run 1:
Design cordic_sin_cos, start of the top module:
module cordic_sin_cos(clk,rst,target_angle,x_res,y_res);
 input clk,rst;   
 input signed [19:0] target_angle;    
 output reg signed [19:0] x_res;  
 output reg signed [19:0] y_res;  
 wire signed [19:0] x_res_comb;  
 wire signed [19:0] y_res_comb;  
 reg signed [19:0] x [9:0];   
 reg signed [19:0] y [9:0];   
 wire signed[19:0] arc_tan [8:0];   
 reg  signed[19:0] z[8:0];   
 reg  d[8:0];  
 wire signed [19:0] target_angle_conv;   
 wire [2:0] quadrant_loc;  
 assign arc_tan[0] = {{6{1'b0}},10'b0000101101,4'b0000};    
 assign arc_tan[1] = {{6{1'b0}},10'b0000011010,4'b1001};    
 assign arc_tan[2] = {{6{1'b0}},10'b0000001110,4'b0000};    
 assign arc_tan[3] = {{6{1'b0}},10'b0000000111,4'b0010};    
 assign arc_tan[4] = {{6{1'b0}},10'b0000000011,4'b1001};    
 assign arc_tan[5] = {{6{1'b0}},10'b0000000001,4'b1100};    
 assign arc_tan[6] = {{6{1'b0}},10'b0000000000,4'b1110};    
 assign arc_tan[7] = {{6{1'b0}},10'b0000000000,4'b0111};    
 assign arc_tan[8] = {{6{1'b0}},10'b0000000000,4'b0011};    
 get_conv_target_angle conv_angle(.target_angle(target_angle),.target_angle_conv(target_angle_conv),.quadrant_loc(quadrant_loc));
 output_mapping out_map(.x(x[9][19:0]),.y(y[9][19:0]),.quadrant_loc(quadrant_loc),.x_res(x_res_comb),.y_res(y_res_comb));
 always@(posedge clk)
  begin
  ...
Size: ~3100 cells after synthesis, about 40 flip-flops, ~62 I/O pins, about 0.023 mm² of cells after synthesis.
clock: 30.6 ns
lec_check: 0
cap_margin: 20
core_margin: 2
core_utilization: 65
setup_slack_margin: -2.0
slew_margin: 20
tns_end_percent: 5
run.sh (not shown) runs the stock make flow with config.mk's settings and CLKGATE_MAP_FILE=.
The layout from run 1, despite a flow that completed every stage, fails the layout checks, with the failing checks listed as setup timing.
Here is what was changed in the inputs of run 2 compared with run 1.
# run 1
export LEC_CHECK = 0
export CAP_MARGIN = 20
export CORE_MARGIN = 2
export CORE_UTILIZATION = 65
export SETUP_SLACK_MARGIN = -2.0
export SLEW_MARGIN = 20
export TNS_END_PERCENT = 5
create_clock -name core_clock -period 30.6 [get_ports {clk}]
# run 2
export LEC_CHECK = 0
export CAP_MARGIN = 20
export CORE_MARGIN = 2
export CORE_UTILIZATION = 64
export SLEW_MARGIN = 20
create_clock -name core_clock -period 17.5 [get_ports {clk}]
==> comparison <==
Run 2: DPL-0033 in detailed placement -> run aborted
Area figure in the yosys stat output: run 2 vs run 1 identical
Final weighted congestion in routability-driven placement (lower): run 1
Summary of run 2 over run 1: synthesized netlist net count has remained practically unchanged; synthesized cell count has remained practically unchanged; share of synthesized area spent on multiplexers has remained practically unchanged; die area has increased.
Height of the die is lower on run 1
Reported for run 1 and run 2, distinct cell type count after synthesis turned out identical to the last digit.
Die width is lower on run 1
Against run 1, run 2 comes in 260 µm² higher on area of the core.
Input-level comparison between run 3 and run 2:
# run 2
export LEC_CHECK = 0
export CAP_MARGIN = 20
export CORE_MARGIN = 2
export CORE_UTILIZATION = 64
export SLEW_MARGIN = 20
create_clock -name core_clock -period 17.5 [get_ports {clk}]
# run 3
export LEC_CHECK = 0
export CAP_MARGIN = 20
export CORE_MARGIN = 2
export CORE_UTILIZATION = 69
export CTS_CLUSTER_SIZE = 97
export SLEW_MARGIN = 20
create_clock -name core_clock -period 41.1 [get_ports {clk}]
## What came out
Run 2 → run 3: yosys stat chip area comparable, total standard cell area after synthesis closely matched the old numbers, total die area decreased by 0.0026 mm² relative to the old numbers, count of instantiated cells in the yosys netlist was more or less identical. Width of the die went down by a few percent going from run 2 to run 3. Run 3: vertical extent of the die lower than run 2. Across both runs, number of rows in the core area was lower for run 3 than for run 2. Floorplan utilization for run 3: 4.5 points up relative to run 2. Run 3 closes out successfully: all stages finished, all timing, DRC and antenna checks passed. Any difference in final weighted congestion in routability-driven placement between run 3 and run 2 is small enough to ignore.
--- input diff run 3..run 4 ---
# run 3
export LEC_CHECK = 0
export CAP_MARGIN = 20
export CORE_MARGIN = 2
export CORE_UTILIZATION = 69
export CTS_CLUSTER_SIZE = 97
export SLEW_MARGIN = 20
create_clock -name core_clock -period 41.1 [get_ports {clk}]
# run 4
export LEC_CHECK = 0
export CAP_MARGIN = 5
export CORE_MARGIN = 2
export CORE_UTILIZATION = 32
export SLEW_MARGIN = 20
export TNS_END_PERCENT = 20
create_clock -name core_clock -period 35.0 [get_ports {clk}]
--- outcome ---
Having completed the whole flow, run 4 delivered a layout that passed the timing, DRC and antenna checks.
Looking at number of standard cells in the layout, taps in and fillers out, run 4 sits about 14% above run 3.
Looking at worst-margin pin slew, run 4 sits 21 ps above run 3.
Total of fill cells in the finished design was higher in run 4 than in run 3.
[diff] worst setup slack, run 4 relative to run 3: regression
Re first-pass GRT wire length: run 4 is about 2.3% down on run 3.
Comparing run 4 against run 3, there is no change at all in total setup buffers inserted after CTS.
On critical path's largest stage delay: between run 3 and run 4, it ends up higher for run 4.
Compared with run 3, cell area in run 4 increased by a few percent.
Run 3 has higher global routing usage summed across all routing layers than run 4.
diff inputs: run 4 => run 5
# run 4
export LEC_CHECK = 0
export CAP_MARGIN = 5
export CORE_MARGIN = 2
export CORE_UTILIZATION = 32
export SLEW_MARGIN = 20
export TNS_END_PERCENT = 20
create_clock -name core_clock -period 35.0 [get_ports {clk}]
# run 5
export LEC_CHECK = 0
export CAP_MARGIN = 0
export CELL_PAD_IN_SITES_DETAIL_PLACEMENT = 1
export CELL_PAD_IN_SITES_GLOBAL_PLACEMENT = 1
export CORE_MARGIN = 7
export CORE_UTILIZATION = 40
export CTS_CLUSTER_DIAMETER = 350
export CTS_CLUSTER_SIZE = 67
export GPL_ROUTABILITY_DRIVEN = 1
export GPL_TIMING_DRIVEN = 0
export SETUP_SLACK_MARGIN = 5.0
export SLEW_MARGIN = 10
create_clock -name core_clock -period 35.0 [get_ports {clk}]
Findings:
- [run 5] post-layout net count rose 466 relative to run 4
- Die extent in x (run 5 over run 4): decrease, about 7%
- Reported for run 5 and run 4, CTS buffer count turned out identical to the last digit.
- In the flow results for run 5 and run 4, the count of clock-buffer cells in the layout is smaller on run 4.
- Looking at sequential share of layout area, run 5 sits 0.79 points lower than run 4 does.
- Lower share of final layout cell area taken by non-clock buffers among run 5 and run 4: run 4
- Against run 4, run 5 reports a layout overhead on the synthesized area that is higher.
- Higher routed wire length was reported by run 5, not run 4.
Setup changes, run 5 to run 6
# run 5
export LEC_CHECK = 0
export CAP_MARGIN = 0
export CELL_PAD_IN_SITES_DETAIL_PLACEMENT = 1
export CELL_PAD_IN_SITES_GLOBAL_PLACEMENT = 1
export CORE_MARGIN = 7
export CORE_UTILIZATION = 40
export CTS_CLUSTER_DIAMETER = 350
export CTS_CLUSTER_SIZE = 67
export GPL_ROUTABILITY_DRIVEN = 1
export GPL_TIMING_DRIVEN = 0
export SETUP_SLACK_MARGIN = 5.0
export SLEW_MARGIN = 10
create_clock -name core_clock -period 35.0 [get_ports {clk}]
# run 6
export LEC_CHECK = 0
export CAP_MARGIN = 20
export CORE_MARGIN = 2
export CORE_UTILIZATION = 40
export SLEW_MARGIN = 20
create_clock -name core_clock -period 35.0 [get_ports {clk}]
Notes after the runs:
- Per the comparison of run 6 with run 5, cell count fell by about 10%, clock transition time at the flip-flop clock pins of the worst setup and hold paths now sits at about the same level, logic depth of the worst setup path including buffers saw an increase.
- Die span in x ends up higher on run 5.
